## design.v

```verilog
module matrix_mul(
    input wire clk,
    input wire reset,
    input wire start,
    input wire [8:0][7:0] matrix_a,
    input wire [8:0][7:0] matrix_b,
    output reg [8:0][15:0] result,
    output reg done
);
reg [3:0] state;
reg [3:0] i, j, k;
reg [15:0] sum;
localparam IDLE = 4'd0, MULTIPLY = 4'd1, DONE = 4'd2;
always @(posedge clk or posedge reset) begin
    if (reset) begin
        state <= IDLE;
        done <= 0;
        i <= 0;
        j <= 0;
        k <= 0;
        sum <= 0;
    end else begin
        case (state)
            IDLE: begin
                if (start) begin
                    state <= MULTIPLY;
                    i <= 0;
                    j <= 0;
                    k <= 0;
                    sum <= 0;
                    done <= 0;
                end
            end
            MULTIPLY: begin
                if (k == 3) begin
                    result[i*3 + j] <= sum;
                    sum <= 0;
                    k <= 0;
                    if (j == 2) begin
                        j <= 0;
                        if (i == 2) begin
                            state <= DONE;
                        end else begin
                            i <= i + 1;
                        end
                    end else begin
                        j <= j + 1;
                    end
                end else begin
                    sum <= sum + matrix_a[i*3 + k] * matrix_b[k*3 + j];
                    k <= k + 1;
                end
            end
            DONE: begin
                done <= 1;
                state <= IDLE;
            end
        endcase
    end
end
endmodule
```

## run.sh

```bash
#!/bin/bash
# the make line also repeats each setting of config.mk as NAME=value (left out here)
make -C /OpenROAD-flow-scripts/flow DESIGN_CONFIG=/design/flow/config.mk WORK_HOME=/design/flow/orfs CLKGATE_MAP_FILE= finish
```

## config.mk

```make
export PLATFORM = sky130hd
export DESIGN_NAME = matrix_mul
export DESIGN_NICKNAME = matrix_mul
export VERILOG_FILES = /design/flow/design.v
export SDC_FILE = /design/flow/constraint.sdc
export NUM_CORES = 4
export LEC_CHECK = 0
export CAP_MARGIN = 20
export CORE_MARGIN = 2
export CORE_UTILIZATION = 68
export CTS_CLUSTER_DIAMETER = 180
export CTS_CLUSTER_SIZE = 34
export PLACE_DENSITY = 0.6
export SLEW_MARGIN = 20
export TNS_END_PERCENT = 5
```

## constraint.sdc

```tcl
create_clock -name core_clock -period 6.36 [get_ports {clk}]
set_input_delay 1.2720 -clock core_clock [delete_from_list [all_inputs] [get_ports {clk}]]
set_output_delay 1.2720 -clock core_clock [all_outputs]
set_load 0.01 [all_outputs]
```

==> Changelog: implementation, run 1 <==
### Implementation results

- Synthesized Nets: 1229
- Core area: 0.0178 mm²
- Top cells by count, synth: 144 x edfxtp_1, 96 x inv_1, 90 x mux2_2
- Pre-CTS WS: -0.703 ns
- FP Rows: 49
- Log Error: [ERROR GRT-0116] Global routing finished with congestion. Check the congestion regions in the DRC Viewer.
- Port bufs: 291
- Yosys stat chip area: 0.0122 mm²
- Mux area share: 21.3%
- Dominant cell area share: 35.4%
- Ys async rst share: 18.2%
- Syn. warnings: 1
- CTS Hold Buffers Added: 0
- Cell area leaders: edfxtp_1 35%, fa_1 9.3%, mux2_2 8.3%
- Simple-Gate Area Share: 8.12%
- HPWL after detailed placement: 28700 µm
- Chip area: 0.0190 mm²
- Status: stopped before the end
- Seq/Total Area, Yosys: 42.0%
- Leading area contributor after synthesis: edfxtp_1
- GR Util All Layers: 64.8%
- Global route overflow: 12
- Mapped cell area: 0.0122 mm²
- Top_reg_cell synth: edfxtp_1
- CTS buffer count: 17
- Synth Instances: 964
- Die height: 138 µm
- Die W: 138 µm
- Number of enable flip-flop cells: 144
- Routability cong.: 0.990
- Yosys reg bits: 176
- Yosys xor share: 1.78%
- Cells after DPL: 1539
- AND-OR/OR-AND share of the synthesized area: 6.17%
- I/O pin count: 292
- Root Buffer Master: clkbuf_16
- # Cells Yosys: 964
- Synthesized area per cell: 12.7 µm²
- Distinct cells, synth: 64
- Clk buf depth: 2
- Adder Area Share: 15.6%
- Initial Util: 68.7%
- H-Tree Depth: 4
- Clock Sinks: 176
- Failing step: global routing (5_1_grt)
- Most common cell in the synthesized netlist: edfxtp_1
- Comb area leader: multiplexers
## timing repair
item | in CTS
gates resized | 68
setup buffers | 22
endpoints found under the setup margin | 11
pin swaps | 46
## layer usage
layer  overflow  global-route usage, %
met1          0                   65.1
met4          8                   66.5
met5          0                   6.52
met3          0                   37.0
met2          4                   90.5
## stage by stage
step           total power, µW  utilization, %  area [µm²]
2_1_floorplan             1280               -       12200
3_3_place_gp              1390            90.0       16000
3_5_place_dp              1390            90.0       16000
4_1_cts                   2430            95.5       17000
==> run 2: changes to the inputs <==
- ABC_AREA: unset -> 1
- CORE_UTILIZATION: 68 -> 69
- CTS_CLUSTER_DIAMETER: 180 -> 241
- CTS_CLUSTER_SIZE: 34 -> 98
- PLACE_DENSITY: 0.6 -> 0.86
- TNS_END_PERCENT: 5 -> 10
- clock period: 6.36 -> 6.33 ns (I/O delays scaled with it)
==> run 2 against run 1 <==
  * The run again fails in global routing (5_1_grt)
  * Synthesized cell count is 51% higher
  * Synthesized area rose by 4.4%
  * Die size rose by 2.8%
==> Changelog: implementation, run 2 <==
### Implementation results

- Synthesized area per cell: 8.78 µm²
- Core area: 0.0180 mm²
- Dominant cell area share: 33.9%
- AND-OR/OR-AND share of the synthesized area: 11.1%
- Number of enable flip-flop cells: 144
- Chip area: 0.0196 mm²
- I/O pin count: 292
- Log Error: [ERROR GRT-0232] Routing congestion too high. Check the congestion heatmap in the GUI.
- Synth Instances: 1453
- Clock Sinks: 176
- H-Tree Depth: 4
- Cell area leaders: edfxtp_1 34%, nand2_1 11%, fa_1 8.9%
- Mapped cell area: 0.0128 mm²
- Yosys reg bits: 176
- CTS Hold Buffers Added: 0
- Adder Area Share: 14.9%
- Synthesized Nets: 1718
- Global route overflow: 2417
- Failing step: global routing (5_1_grt)
- GR Util All Layers: 109%
- Distinct cells, synth: 50
- Seq/Total Area, Yosys: 40.2%
- Port bufs: 291
- Top cells by count, synth: 381 x nand2_1, 154 x inv_1, 144 x edfxtp_1
- Leading area contributor after synthesis: edfxtp_1
- # Cells Yosys: 1453
- Mux area share: 0%
- Routability cong.: 0.946
- Die height: 140 µm
- Simple-Gate Area Share: 24.9%
- HPWL after detailed placement: 30900 µm
- CTS buffer count: 17
- Ys async rst share: 18.2%
- Yosys xor share: 1.01%
- FP Rows: 49
- Root Buffer Master: clkbuf_16
- Status: stopped before the end
- Syn. warnings: 1
- Initial Util: 70.8%
- Most common cell in the synthesized netlist: nand2_1
- Comb area leader: simple AND/OR/NAND/NOR gates
- Yosys stat chip area: 0.0128 mm²
- Top_reg_cell synth: edfxtp_1
- Clk buf depth: 2
- Die W: 140 µm
==> run 2: stage by stage <==
stage / instances / setup WS [ns] / cell area, µm² / utilization [%]
floorplan: 1453 / 0.181 / 12800 / -
global placement: 1962 / 0.0903 / 16000 / 88.7
detailed placement: 1962 / -0.0961 / 16000 / 88.7
CTS: 1999 / -0.00498 / 16900 / 93.7
==> run 2: repair_timing <==
action | in CTS
pin swaps | 15
buffers inserted | 4
setup endpoints to repair | 9
resized | 52
cloned | 1
==> run 2: per-layer routing <==
metal	GRT usage (%)	overflow
met1	92.7	43
met4	125	561
met2	144	1764
met5	62.2	15
met3	80.8	34
==> run 3: changes to the inputs <==
- ABC_AREA: 1 -> unset
- CORE_UTILIZATION: 69 -> 66
- CTS_CLUSTER_DIAMETER: 241 -> 231
- CTS_CLUSTER_SIZE: 98 -> unset
- PLACE_DENSITY: 0.86 -> unset
- TNS_END_PERCENT: 10 -> unset
- clock period: 6.33 -> 6.7 ns (I/O delays scaled with it)
==> run 3 against run 2 <==
  * Now fails the layout checks on negative setup slack
  * Die size is 0.11% higher
  * Synthesized area is 4.2% lower
  * Synthesized cell count is 34% lower
==> Changelog: implementation, run 3 <==
### Implementation results

- Sw Share: 25.5%
- Worst path top cell family by delay: adder cells
- Worst Hold Launch: result[14]
- Initial antenna violation count: 2
- Syn. warnings: 1
- Via density: 7.49
- Crit path depth: 24
- Pwr dens: 142 mW/mm²
- HP Class: reg2reg
- Top_reg_cell synth: edfxtp_1
- Dominant cell area share: 35.4%
- Top cells by count, synth: 144 x edfxtp_1, 96 x inv_1, 90 x mux2_2
- Final worst path period need: 7.62 ns
- Critical Path Sink Type: flop
- Internal: 1810 µW
- Max Cap Violations: 0
- Final net count: 1589
- HPWL after detailed placement: 27800 µm
- WL/cell: 33.2 µm
- Simple-Gate Area Share: 8.12%
- Final Hold Vio Count: 0
- Largest net degree at the start of global routing: 122
- Hold path endpoint: result[14]
- Highest-delay cell along the critical path: fa_2
- Chip area: 0.0196 mm²
- VDD IR max: 0.293 mV
- AND-OR/OR-AND share of the synthesized area: 6.17%
- Synth Instances: 964
- Yosys xor share: 1.78%
- GR Util All Layers: 44.4%
- Setup Crit Path Kind: reg2reg
- Global route overflow: 0
- Crit path buf inv count: 5
- Final WL: 52000 µm
- TritonCTS clock tree: done
- Distinct cells, synth: 64
- CP Max Fanout: 17
- Clk power: 1110 µW
- Detailed Route Iter0 Violations: 1862
- DRC: 0
- Clk buf depth: 2
- H-Tree Depth: 4
- Mapped cell area: 0.0122 mm²
- Root Buffer Master: clkbuf_16
- Status: complete, but fails checks
- Fin Clk Skew: 0.0183 ns
- Synthesized Nets: 1229
- CP Capture Point: sum[15]
- Mux area share: 21.3%
- Pins Over Slew Limit: 0
- Max power group: sequential cells
- Initial Util: 67.5%
- Port bufs: 291
- Setup ws final: -0.917 ns
- Leakage dissipation: 0.00698 µW
- Part of the power in combinational logic: 6.1%
- Finished Layout Cells: 1568
- Yosys reg bits: 176
- Yosys stat chip area: 0.0122 mm²
- R2r setup slk: -0.92 ns
- Max incr delay on CP: 0.56 ns
- Leading area contributor after synthesis: edfxtp_1
- CTS buffer count: 17
- Antenna-violating nets left: 0
- Setup TNS Final: -4.75 ns
- Ys async rst share: 18.2%
- Vias in the first global route: 11200
- Reg2reg end: sum[15]
- Clock Sinks: 176
- FMAX: 0.131 GHz
- Flop pwr share: 48.1%
- Fill cells: 450
- Worst r2r path cells: 24
- Most common cell in the synthesized netlist: edfxtp_1
- Critical Path RT: 7.08 ns
- Period Utilization, post-route: 114%
- RSZ-0062 raised after global routing: true
- Comb area leader: multiplexers
- Die height: 140 µm
- I/O pin count: 292
- Clock share of power: 45.7%
- Critical path arrival: 7.99 ns
- FP Rows: 49
- Cells after DPL: 1507
- Relative slew margins: 13.7%
- Adder Area Share: 15.6%
- # Cells Yosys: 964
- CTS Hold Buffers Added: 0
- Comb group: 149 µW
- CTS clk-pin slew, worst paths: 0.09 ns
- Crit path cell chain: buf_4 > inv_1 > ha_4 > fa_2 > buf_12 > mux4_2 > mux2i_1 > o21ai_0 > and2_4 > buf_6 > nand2_1 > fa_1 > inv_1 > fa_1 > fa_1 > fa_1 > ha_2 > nand2_1 > o21ai_2 > nand4_1 > a31oi_2 > xnor2_1 > a21oi_1 > o22ai_2
- CP most frequent cell: fa_1
- Crit. Startpoint: i[0]
- SO Viols: negative setup slack
- Cell area leaders: edfxtp_1 35%, fa_1 9.3%, mux2_2 8.3%
- Psw: 618 µW
- Layout overhead on the synthesized area: 39.7%
- Worst-Margin Slew: 1.29 ns
- Number of enable flip-flop cells: 144
- Seq. pwr: 1170 µW
- Seq/Total Area, Yosys: 42.0%
- Core area: 0.0181 mm²
- R2R Path Start: i[0]
- Worst Setup Start Kind: flop
- Count of tool warnings: 41
- Routability cong.: 0.922
- Clk ins delay skew pair: 0.47 ns
- Hold depth: 2
- First-pass GRT wire length: 65100 µm
- Setup-failing EPs final: 9
- Pwr Total: 2420 µW
- Die W: 140 µm
- Pre-CTS WS: -0.426 ns
- TritonRoute pass-1 iters: 46
- Routed vias: 11800
- Synthesized area per cell: 12.7 µm²
-- run 3: cell type report --
cell class	count	area [µm²]	share of cell area [%]
inverters	96	360	2.11
well taps	229	287	1.68
multi-input cells	643	6910	40.5
repair buffers	390	3760	22.0
diodes	2	5.00	0.0293
flip-flops and latches	176	5130	30.1
clock inverters	15	186	1.09
clock buffers	17	425	2.49
-- run 3: timing repair --
| action | in CTS | in global routing |
|---|---|---|
| pin swaps | 22 | 43 |
| buffers inserted | 11 | 13 |
| hold endpoints to repair | 0 | 0 |
| setup endpoints to repair | 5 | 7 |
| gates resized | 34 | 69 |
| cloned | 1 | 0 |
-- run 3: per-layer routing --
metal  global-route usage (%)  routed length [µm]
met4                     31.1                6370
met5                        0                   0
met3                     10.6                7190
met2                     76.1               23700
met1                     48.9               14800
-- run 3: stage by stage --
step / hold WS (ns) / util, % / instance area [µm²]
3_3_place_gp: 0.475 / 87.4 / 15800
5_1_grt: 0.604 / 94.3 / 17100
3_5_place_dp: 0.499 / 87.4 / 15800
6_report: 0.576 / 94.3 / 17100
4_1_cts: 0.549 / 92.0 / 16600
2_1_floorplan: 0.459 / - / 12300
==> run 4: changes to the inputs <==
- CORE_UTILIZATION: 66 -> 65
- CTS_CLUSTER_DIAMETER: 231 -> unset
- HOLD_SLACK_MARGIN: unset -> -0.09
- SETUP_SLACK_MARGIN: unset -> -0.34
- SLEW_MARGIN: 20 -> 0
- clock period: 6.7 -> 4.32 ns (I/O delays scaled with it)
==> run 4 against run 3 <==
  * The flow now stops in global routing (5_1_grt)
  * Synthesized area did not move
  * Die size increased by 1.5%
  * Synthesized cell count unchanged
==> Changelog: implementation, run 4 <==
### Implementation results

- Status: stopped before the end
- Failing step: global routing (5_1_grt)
- Log Error: [ERROR GRT-0232] Routing congestion too high. Check the congestion heatmap in the GUI.
- Die height: 141 µm
- Yosys stat chip area: 0.0122 mm²
- AND-OR/OR-AND share of the synthesized area: 6.17%
- Mapped cell area: 0.0122 mm²
- HPWL after detailed placement: 28100 µm
- I/O pin count: 292
- H-Tree Depth: 4
- Routability cong.: 1.02
- Cell area leaders: edfxtp_1 35%, fa_1 9.3%, mux2_2 8.3%
- Port bufs: 291
- CTS Hold Buffers Added: 0
- Synth Instances: 964
- Global route overflow: 84
- Comb area leader: multiplexers
- Yosys reg bits: 176
- Ys async rst share: 18.2%
- Initial Util: 65.7%
- Core area: 0.0186 mm²
- Top cells by count, synth: 144 x edfxtp_1, 96 x inv_1, 90 x mux2_2
- Root Buffer Master: clkbuf_16
- Die W: 141 µm
- Synthesized Nets: 1229
- CTS buffer count: 17
- Chip area: 0.0199 mm²
- Clock Sinks: 176
- Simple-Gate Area Share: 8.12%
- FP Rows: 50
- Dominant cell area share: 35.4%
- Top_reg_cell synth: edfxtp_1
- Clk buf depth: 2
- # Cells Yosys: 964
- Yosys xor share: 1.78%
- GR Util All Layers: 72.0%
- Number of enable flip-flop cells: 144
- Syn. warnings: 1
- Leading area contributor after synthesis: edfxtp_1
- Most common cell in the synthesized netlist: edfxtp_1
- Adder Area Share: 15.6%
- Distinct cells, synth: 64
- Mux area share: 21.3%
- Synthesized area per cell: 12.7 µm²
- Seq/Total Area, Yosys: 42.0%
-- run 4: per-layer routing --
layer  global-route usage, %  GRT overflow
met4                    73.2            39
met5                    13.8             0
met2                    93.0            43
met3                    52.9             2
met1                    71.0             0
-- run 4: per-stage QoR --
step	worst slack (ns)	total power (µW)	std cells	area, µm²
after global placement	-2.15	2050	1578	16500
after CTS	-2.23	3610	1636	17700
after floorplan	-2.10	1890	964	12400
after detailed placement	-2.37	2050	1578	16500
-- run 4: what timing repair did --
| action | in CTS |
|---|---|
| setup endpoints to repair | 30 |
| pin swaps | 43 |
| resized | 105 |
| gates cloned | 0 |
| buffers inserted | 27 |
| hold endpoints to repair | 0 |
==> run 5: changes to the inputs <==
- CAP_MARGIN: 20 -> 5
- CORE_MARGIN: 2 -> 7
- CORE_UTILIZATION: 65 -> 20
- GPL_TIMING_DRIVEN: unset -> 1
- HOLD_SLACK_MARGIN: -0.09 -> unset
- PLACE_DENSITY_LB_ADDON: unset -> 0.04
- SETUP_SLACK_MARGIN: -0.34 -> 0.14
- clock period: 4.32 -> 7.12 ns (I/O delays scaled with it)
==> run 5 against run 4 <==
  * Now clean on timing, DRC and antenna
  * Synthesized area is the same
  * Synthesized cell count stayed put
  * Die size went up to 3.4 times the previous value
==> Changelog: implementation, run 5 <==
### Implementation results

- Status: timing/DRC/antenna clean
- Worst r2r path cells: 27
- Syn. warnings: 1
- Crit. Startpoint: i[0]
- Mapped cell area: 0.0122 mm²
- Initial Util: 20.2%
- Final net count: 1593
- WL met3: 1220 µm
- Core area: 0.0604 mm²
- Psw: 524 µW
- WL/cell: 19.7 µm
- Final Hold Vio Count: 0
- Critical Path Sink Type: flop
- Top_reg_cell synth: edfxtp_1
- Highest-delay cell along the critical path: fa_1
- Comb group: 126 µW
- Part of the power in combinational logic: 5.7%
- Min Hold Slack: 0.514 ns
- Hold depth: 1
- Detailed Route Iter0 Violations: 392
- CP Capture Point: sum[14]
- VDD IR max: 0.162 mV
- Setup-failing EPs final: 0
- I/O pin count: 292
- Clk buf depth: 2
- Worst Hold Launch: state[1]
- Pwr Total: 2220 µW
- Final worst path period need: 6.72 ns
- Crit path buf inv count: 6
- TritonRoute pass-1 iters: 4
- Max power group: sequential cells
- Synthesized Nets: 1229
- Design area: 0.0174 mm²
- Via density: 4.13
- Pwr dens: 128 mW/mm²
- Final WL: 41800 µm
- Worst path top cell family by delay: adder cells
- Root Buffer Master: clkbuf_16
- Port bufs: 291
- Crit path depth: 27
- Layout overhead on the synthesized area: 42.7%
- Ys async rst share: 18.2%
- Pins Over Slew Limit: 0
- Worst-Margin Slew: 1.20 ns
- Adder Area Share: 15.6%
- Fin Clk Skew: 0.0203 ns
- FP Rows: 90
- Synthesized area per cell: 12.7 µm²
- Seq. pwr: 1100 µW
- Comb area leader: multiplexers
- AND-OR/OR-AND share of the synthesized area: 6.17%
- Largest net degree at the start of global routing: 145
- Hold path endpoint: state[0]
- HP Class: reg2reg
- Flop pwr share: 49.4%
- Most common cell in the synthesized netlist: edfxtp_1
- Area after DPL: 0.0166 mm²
- Vias in the first global route: 9549
- Number of enable flip-flop cells: 144
- FMAX: 0.149 GHz
- Max Cap Violations: 0
- Yosys stat chip area: 0.0122 mm²
- RSZ-0062 raised after global routing: true
- Routability cong.: 0.777
- First-pass GRT wire length: 63100 µm
- H-Tree Depth: 4
- Yosys reg bits: 176
- Dominant cell area share: 35.4%
- R2r setup slk: 0.40 ns
- Clock Sinks: 176
- Initial antenna violation count: 1
- Metal1 wirelength: 18400 µm
- Reg2reg end: sum[14]
- Critical Path RT: 7.46 ns
- CTS buffer count: 17
- Synth Instances: 964
- Die height: 261 µm
- CTS Hold Buffers Added: 0
- Relative slew margins: 20.2%
- Setup Crit Path Kind: reg2reg
- GR Util All Layers: 12.2%
- Worst Setup Start Kind: flop
- Routed vias: 8766
- Max incr delay on CP: 0.52 ns
- Leakage dissipation: 0.00698 µW
- Cell area leaders: edfxtp_1 35%, fa_1 9.3%, mux2_2 8.3%
- Leading area contributor after synthesis: edfxtp_1
- CTS clk-pin slew, worst paths: 0.09 ns
- Seq/Total Area, Yosys: 42.0%
- Antenna-violating nets left: 0
- Distinct cells, synth: 64
- TritonCTS clock tree: done
- Chip area: 0.0682 mm²
- # Cells Yosys: 964
- Routed wl met2: 22000 µm
- Die W: 261 µm
- Top cells by count, synth: 144 x edfxtp_1, 96 x inv_1, 90 x mux2_2
- Yosys xor share: 1.78%
- Sw Share: 23.6%
- Internal: 1700 µW
- Count of tool warnings: 35
- Clock share of power: 44.9%
- Period Utilization, post-route: 94.4%
- Clk ins delay skew pair: 0.45 ns
- Highest Signal Layer: met4
- Simple-Gate Area Share: 8.12%
- Clk power: 999 µW
- HPWL after detailed placement: 33400 µm
- Global route overflow: 0
- DRC: 0
- CP Max Fanout: 8
- Critical path arrival: 7.06 ns
- Mux area share: 21.3%
- CP most frequent cell: fa_1
- R2R Path Start: i[0]
run 5: cell type report:
cell class / instances / area (µm²)
inverter: 96 / 360
fill: 6244 / 42900
tap: 782 / 978
clock buffer: 17 / 425
clock inverter: 15 / 189
multi-input combinational: 643 / 6600
timing repair buffer: 394 / 3760
antenna: 1 / 2.50
sequential: 176 / 5130
run 5: timing repair:
action | 4_1_cts | 5_1_grt
gates cloned | 0 | 1
buffers inserted | 0 | 11
endpoints found under the hold margin | 0 | 0
gates resized | 5 | 30
pin swaps | 0 | 8
setup endpoints to repair | 2 | 5
run 5: layer usage:
layer / track usage [%] / vias to the layer above
met5: 0 / -
met4: 1.88 / 0
met3: 1.98 / 18
met2: 22.3 / 131
met1: 15.4 / 4412
li1: - / 4205
run 5: per-stage QoR:
stage | setup slack, ns | util, % | std cells | setup TNS [ns]
after floorplan | 0.182 | - | 964 | 0
after global placement | -0.102 | 27.5 | 2079 | -0.102
after detailed placement | -0.105 | 27.5 | 2079 | -0.105
after CTS | 0.165 | 28.6 | 2111 | 0
after global routing | 0.0565 | 28.9 | 2124 | 0
final | 0.401 | 28.9 | 2124 | 0
==> run 6: changes to the inputs <==
- ABC_AREA: unset -> 0
- CAP_MARGIN: 5 -> 20
- CELL_PAD_IN_SITES_DETAIL_PLACEMENT: unset -> 2
- CELL_PAD_IN_SITES_GLOBAL_PLACEMENT: unset -> 0
- CORE_MARGIN: 7 -> 2
- CORE_UTILIZATION: 20 -> 60
- CTS_CLUSTER_DIAMETER: unset -> 214
- GPL_ROUTABILITY_DRIVEN: unset -> 0
- GPL_TIMING_DRIVEN: 1 -> unset
- HOLD_SLACK_MARGIN: unset -> 0.06
- MAX_ROUTING_LAYER: unset -> met4
- PLACE_DENSITY_LB_ADDON: 0.04 -> 0.12
- SETUP_SLACK_MARGIN: 0.14 -> unset
- SLEW_MARGIN: 0 -> 20
- TNS_END_PERCENT: unset -> 80
- clock period: 7.12 -> 5.8 ns (I/O delays scaled with it)
==> run 6 against run 5 <==
  * The run now fails in detailed placement (3_5_place_dp)
  * Die size fell by 68%
  * Synthesized area unchanged
  * Synthesized cell count stayed put
==> Changelog: implementation, run 6 <==
### Implementation results

- Status: stopped before the end
- Failing step: detailed placement (3_5_place_dp)
- Log Error: Error: detail_place.tcl, 38 bad optional access
- Ys async rst share: 18.2%
- I/O pin count: 292
- Cell area leaders: edfxtp_1 35%, fa_1 9.3%, mux2_2 8.3%
- Synth Instances: 964
- Most common cell in the synthesized netlist: edfxtp_1
- Adder Area Share: 15.6%
- Yosys xor share: 1.78%
- Leading area contributor after synthesis: edfxtp_1
- Distinct cells, synth: 64
- Simple-Gate Area Share: 8.12%
- Comb area leader: multiplexers
- AND-OR/OR-AND share of the synthesized area: 6.17%
- Yosys reg bits: 176
- Die height: 147 µm
- Top cells by count, synth: 144 x edfxtp_1, 96 x inv_1, 90 x mux2_2
- Initial Util: 60.8%
- Seq/Total Area, Yosys: 42.0%
- Synthesized Nets: 1229
- Syn. warnings: 1
- Port bufs: 291
- Mux area share: 21.3%
- Synthesized area per cell: 12.7 µm²
- Chip area: 0.0215 mm²
- Core area: 0.0201 mm²
- Die W: 147 µm
- Top_reg_cell synth: edfxtp_1
- Mapped cell area: 0.0122 mm²
- Yosys stat chip area: 0.0122 mm²
- Dominant cell area share: 35.4%
- # Cells Yosys: 964
- Number of enable flip-flop cells: 144
- FP Rows: 52
run 6: through the flow:
stage	instance area [µm²]	setup TNS (ns)	power (µW)	hold WS, ns
3_3_place_gp	16200	-6.22	1520	0.479
2_1_floorplan	12200	-6.68	1410	0.459
==> run 7: changes to the inputs <==
- ABC_AREA: 0 -> unset
- CELL_PAD_IN_SITES_DETAIL_PLACEMENT: 2 -> unset
- CORE_ASPECT_RATIO: unset -> 0.86
- CORE_UTILIZATION: 60 -> 61
- CTS_CLUSTER_DIAMETER: 214 -> 125
- GPL_ROUTABILITY_DRIVEN: 0 -> unset
- GPL_TIMING_DRIVEN: unset -> 1
- HOLD_SLACK_MARGIN: 0.06 -> unset
- PLACE_DENSITY: unset -> 0.41
- PLACE_DENSITY_LB_ADDON: 0.12 -> unset
- TNS_END_PERCENT: 80 -> unset
- clock period: 5.8 -> 6.57 ns (I/O delays scaled with it)
==> run 7 against run 6 <==
  * Now fails the layout checks on negative setup slack
  * Die size decreased by 1.6%
  * Synthesized area is the same
  * Synthesized cell count did not move
==> Changelog: implementation, run 7 <==
### Implementation results

- Setup TNS Final: -0.220 ns
- Initial antenna violation count: 0
- Worst-Margin Slew: 1.11 ns
- Layout overhead on the synthesized area: 41.2%
- Setup-failing EPs final: 2
- Mux area share: 21.3%
- Antenna-violating nets left: 0
- Initial Util: 62.7%
- Leading area contributor after synthesis: edfxtp_1
- Count of tool warnings: 38
- HP Class: reg2reg
- GR Util All Layers: 35.1%
- Critical Path Sink Type: flop
- CP most frequent cell: fa_1
- SO Viols: negative setup slack
- Sw Share: 22.9%
- Detailed Route Iter0 Violations: 892
- Worst path top cell family by delay: adder cells
- Max Cap Violations: 0
- Yosys stat chip area: 0.0122 mm²
- Root Buffer Master: clkbuf_16
- Simple-Gate Area Share: 8.12%
- Final Hold Vio Count: 0
- Die height: 135 µm
- CTS clk-pin slew, worst paths: 0.08 ns
- Clk ins delay skew pair: 0.45 ns
- HPWL after detailed placement: 24800 µm
- Most common cell in the synthesized netlist: edfxtp_1
- Synthesized area per cell: 12.7 µm²
- Critical path arrival: 7.06 ns
- Port bufs: 291
- Critical Path RT: 6.94 ns
- Dominant cell area share: 35.4%
- # Cells Yosys: 964
- Yosys reg bits: 176
- Yosys xor share: 1.78%
- Largest net degree at the start of global routing: 143
- Crit path buf inv count: 7
- Period Utilization, post-route: 102%
- Setup ws final: -0.123 ns
- Flop pwr share: 51.0%
- TritonCTS clock tree: done
- Met2 GRT Util: 59.8%
- Clock Sinks: 176
- RSZ-0062 raised after global routing: true
- First-pass GRT wire length: 54300 µm
- Fin Clk Skew: 0.0206 ns
- Comb area leader: multiplexers
- Hold path endpoint: state[0]
- Relative slew margins: 26.0%
- Status: complete, but fails checks
- FMAX: 0.149 GHz
- Syn. warnings: 1
- Area after DPL: 0.0160 mm²
- Part of the power in combinational logic: 6.2%
- Highest-delay cell along the critical path: fa_1
- GR Util met1: 42.1%
- Top cells by count, synth: 144 x edfxtp_1, 96 x inv_1, 90 x mux2_2
- Pins Over Slew Limit: 0
- Top_reg_cell synth: edfxtp_1
- Synthesized Nets: 1229
- Psw: 533 µW
- Clk buf depth: 2
- Final worst path period need: 6.69 ns
- H-Tree Depth: 4
- Cell area leaders: edfxtp_1 35%, fa_1 9.3%, mux2_2 8.3%
- Antenna diode count: 0
- Global route overflow: 0
- Distinct cells, synth: 64
- Chip area: 0.0212 mm²
- Setup Crit Path Kind: reg2reg
- R2r setup slk: -0.12 ns
- Seq. pwr: 1190 µW
- Clock share of power: 42.8%
- FP Rows: 47
- Leakage dissipation: 0.00703 µW
- Worst Setup Start Kind: flop
- Ys async rst share: 18.2%
- Number of enable flip-flop cells: 144
- WL/cell: 23.1 µm
- Core area: 0.0195 mm²
- I/O pin count: 292
- Synth Instances: 964
- Worst Hold Launch: state[1]
- Comb group: 145 µW
- Worst r2r path cells: 28
- CTS buffer count: 17
- DRC: 0
- Final WL: 37600 µm
- AND-OR/OR-AND share of the synthesized area: 6.17%
- Most Crowded Layer GR: met2
- Pwr dens: 135 mW/mm²
- Crit path depth: 28
- VDD IR max: 0.162 mV
- R2R Path Start: i[1]
- Mapped cell area: 0.0122 mm²
- Pwr Total: 2330 µW
- Design area: 0.0172 mm²
- Crit. Startpoint: i[1]
- Seq/Total Area, Yosys: 42.0%
- Routed vias: 9853
- TritonRoute pass-1 iters: 5
- Final net count: 1608
- CP Capture Point: sum[15]
- Adder Area Share: 15.6%
- Max incr delay on CP: 0.52 ns
- Via density: 6.06
- Reg2reg end: sum[15]
- Clk power: 998 µW
- Internal: 1800 µW
- Max power group: sequential cells
- Hold depth: 1
- CP Max Fanout: 7
- Final Core Density: 88.6%
- Routability cong.: 0.939
- Vias in the first global route: 10000
- Met3 Use GR: 6.81%
- Die W: 157 µm
==> run 7: what timing repair did <==
item | 4_1_cts | 5_1_grt
gates resized | 67 | 45
pin swaps | 40 | 57
gates cloned | 1 | 0
setup buffers | 14 | 15
hold buffers | 0 | 0
endpoints found under the setup margin | 5 | 7
==> run 7: layout make-up <==
type | instances | area (µm²)
Timing Repair Buffer | 409 | 3930
Inverter | 96 | 360
Clock inverter | 15 | 146
Multi-Input combinational cell | 643 | 6920
Tap cell | 269 | 337
Fill cell | 878 | 2220
Sequential cell | 176 | 5130
Clock buffer | 17 | 425
==> run 7: stage by stage <==
step | worst slack [ns] | hold WS (ns) | std cells
detailed placement | -0.369 | 0.493 | 1565
finish | -0.123 | 0.512 | 1625
global placement | -0.235 | 0.472 | 1565
CTS | -0.0187 | 0.514 | 1612
global route | -0.314 | 0.531 | 1625
floorplan | 0.0212 | 0.459 | 964
==> run 7: routing by layer <==
layer	routed length (µm)	share of wire [%]
met1	14200	38
met2	19500	52
met3	2640	7.0
met4	1300	3.5
met5	0	0
No activity file was given, so power comes from the tool's default toggle rates.
